## build 77
// maxfinder
module maxfinder(clk, rst, start, x1, x2, x3, x4, eps, done, result);
For scale: roughly 1500 cells after synthesis, about 120 flip-flops, roughly 34 I/O pins, ~13000 um^2 of cells after synthesis.
clock: 5.07 ns
lec_check: 0
abc_area: 1
cap_margin: 15
cell_pad_in_sites_global_placement: 0
core_aspect_ratio: 1.75
core_margin: 2
core_utilization: 71
cts_cluster_diameter: 48
cts_cluster_size: 80
gpl_routability_driven: 1
max_routing_layer: met5
min_routing_layer: met1
place_density: 0.38
setup_slack_margin: 1.27
slew_margin: 20
tns_end_percent: 10
run.sh (not shown) runs the stock make flow with config.mk's settings and CLKGATE_MAP_FILE=.
Build 77: flow complete, layout not clean; failing: negative setup slack
For build 82, these inputs were changed with respect to build 77:
- GPL_ROUTABILITY_DRIVEN no longer set, was 1
- SETUP_SLACK_MARGIN no longer set, was 1.27
- PLACE_DENSITY no longer set, was 0.38
- TNS_END_PERCENT no longer set, was 10
- MAX_ROUTING_LAYER no longer set, was met5
- CORE_UTILIZATION now 17, was 71
- CTS_CLUSTER_DIAMETER no longer set, was 48
- CELL_PAD_IN_SITES_GLOBAL_PLACEMENT no longer set, was 0
- MIN_ROUTING_LAYER no longer set, was met1
- CAP_MARGIN now 20, was 15
- ABC_AREA no longer set, was 1
- CTS_CLUSTER_SIZE no longer set, was 80
- CORE_ASPECT_RATIO no longer set, was 1.75
- the clock period (ns, I/O delays scaled along) now 9.49, was 5.07
==> comparison <==
Build 82: full flow OK, the timing, design-rule and antenna checks passed
STATUS run=build 77 STAGES=ALL_DONE FINAL_CHECKS=FAILED CAUSE=negative setup slack
Reported for build 82 and build 77, number of diodes added for antenna fixing turned out identical to the last digit.
Of the two values seen for worst-path cell with the longest stage delay, sky130_fd_sc_hd__fa_1 was produced by build 82 and sky130_fd_sc_hd__dfxtp_4 by build 77.
Build 82 has growth of design area from synthesis to finish below what build 77 had.
Build 77 → build 82: count of buffer and inverter cells on the critical path went up 1; total power went down about 60%.
For build 65, these inputs were changed with respect to build 82:
- ABC_AREA newly set to 1
- CTS_CLUSTER_DIAMETER newly set to 221
- CORE_UTILIZATION changed from 17 to 72
- the clock period (ns, I/O delays scaled along) changed from 9.49 to 3.73
==> comparison <==
- Build 65 did not run to completion, as it errored out during 5_1_grt.
- Build 65 vs build 82: number of rows in the core area down by more than half
- Sort build 65 and build 82 by synthesized area, descending, and build 65 comes first.
- As far as post-synthesis sequential element count goes, build 65 and build 82 are indistinguishable; the numbers are identical.
Input-level comparison between build 32 and build 65:
- a deleted CTS_CLUSTER_DIAMETER that had been 221
- a deleted ABC_AREA that had been 1
- a change of the clock period (ns, I/O delays scaled along) from 3.73 to 4.99
### Flow results
The flow for build 32 finished, though final verification flagged negative setup slack. Build 32: total cell area reported by yosys after synthesis is about 0.33% lower than what build 65 reported. Comparing build 32 and build 65, the lower post-synthesis share of cell area spent on and, or, nand and nor gates is on build 65. Fraction of synthesized cell area in xor and xnor cells in build 32 is 0.44 points higher than in build 65.
--- input diff build 32..build 71 ---
- changing CORE_UTILIZATION from 72 to 65
- changing the clock period (ns, I/O delays scaled along) from 4.99 to 5.01
- In build 71 the implementation ran to completion but is not tape-out ready, as the final checks report negative setup slack.
- | build 32 | all stages done | FAIL | negative setup slack |
- Build 71 reports its endpoint of the most critical setup path as datapath.my_x1.reg0.out while build 32 reports datapath.my_x1.reg1.out.
- Build 71 against build 32: count of clock-buffer cells in the layout now sits lower; shortest clock period the worst path allows after layout now sits lower.
- Re max-capacitance violation count: no difference whatsoever between build 71 and build 32.

* * *

## v37
maxfinder again, from the RTL that the note above started with.
make LEC_CHECK=0 CAP_MARGIN=20 CORE_ASPECT_RATIO=1.99 CORE_MARGIN=4 CORE_UTILIZATION=40 GPL_ROUTABILITY_DRIVEN=1 MAX_ROUTING_LAYER=met4 MIN_ROUTING_LAYER=met1 SETUP_SLACK_MARGIN=2.31 SLEW_MARGIN=20 finish   # period 9.0 ns
Edits applied to the flow inputs when going from v37 to v31:
Settings: clearing GPL_ROUTABILITY_DRIVEN, which used to be 1; clearing MIN_ROUTING_LAYER, which used to be met1; clearing SETUP_SLACK_MARGIN, which used to be 2.31; clearing MAX_ROUTING_LAYER, which used to be met4; swapping 4 for 2 in CORE_MARGIN; clearing CORE_ASPECT_RATIO, which used to be 1.99.
==> comparison <==
The count of clock-buffer cells in the layout of v31 falls short of that of v37 by 4. Diff v37 -> v31: non-clock buffer count lower, switching power roughly the same. Wire length of the first global-routing pass was lower in the run labelled v31. Compared with v37, in v31 register-to-register slack fell by 0.14 ns, cell area decreased 1.1%, maximum VDD drop went down 27%.

* * *

Starting RTL as in the previous note.
export LEC_CHECK = 0
export ABC_AREA = 1
export CAP_MARGIN = 25
export CELL_PAD_IN_SITES_DETAIL_PLACEMENT = 2
export CELL_PAD_IN_SITES_GLOBAL_PLACEMENT = 2
export CORE_ASPECT_RATIO = 0.51
export CORE_MARGIN = 9
export CORE_UTILIZATION = 15
export CTS_CLUSTER_DIAMETER = 95
export CTS_CLUSTER_SIZE = 11
export GPL_TIMING_DRIVEN = 0
export MIN_ROUTING_LAYER = met2
export SLEW_MARGIN = 10
create_clock -name core_clock -period 6.48 [get_ports {clk}]
The starting point passed the timing, design-rule and antenna checks.
Then changed:
Settings changed: ABC_AREA 1 to unset, CAP_MARGIN 25 to 20, CELL_PAD_IN_SITES_DETAIL_PLACEMENT 2 to unset, CELL_PAD_IN_SITES_GLOBAL_PLACEMENT 2 to unset, CORE_ASPECT_RATIO 0.51 to unset, CORE_MARGIN 9 to 2, CORE_UTILIZATION 15 to 65, CTS_CLUSTER_DIAMETER 95 to unset, CTS_CLUSTER_SIZE 11 to unset, GPL_TIMING_DRIVEN 0 to unset, MIN_ROUTING_LAYER met2 to unset, SLEW_MARGIN 10 to 20.
Clock period 6.48 ns to 5.02 ns, I/O delays scaled along.
Outcome:
- With this change the flow completed, yet does not pass: negative setup slack
- combinational power goes down by 11%
- worst setup slack is worse by 0.84 ns
- via count goes down by 28%
- design area goes up by 4.9%
- core utilization goes up by 66 points
- routed wire length goes down by 34%
- clock-buffer cell count goes down by 11
- area after synthesis goes down by 0.33%
Then changed:
Settings changed: CORE_UTILIZATION 65 to 63, CTS_CLUSTER_DIAMETER set to 400, CTS_CLUSTER_SIZE set to 98.
Clock period 5.02 ns to 9.0 ns, I/O delays scaled along.
=> With this change the flow produced a clean layout. Hold slack loses 0.0032 ns. Via count shrinks by roughly a tenth. Wire length went down by about a fifth. Total power falls by well over a third. First-iteration DRC count is lower by well over a third. Worst setup slack improves by 3.2 ns. Synthesized area is unchanged.
Then changed:
Settings changed: CORE_UTILIZATION 63 to 40, CTS_CLUSTER_DIAMETER 400 to 394, SETUP_SLACK_MARGIN set to 1.81.
Outcome: The new run ran to the end with no violations; total power fell by a few percent; global-route usage drops by 9.8 points; count of clock-buffer cells in the layout stays the same; design area went up slightly; fmax barely changes; via count goes down slightly.
No activity file was given, so power comes from the tool's default toggle rates.
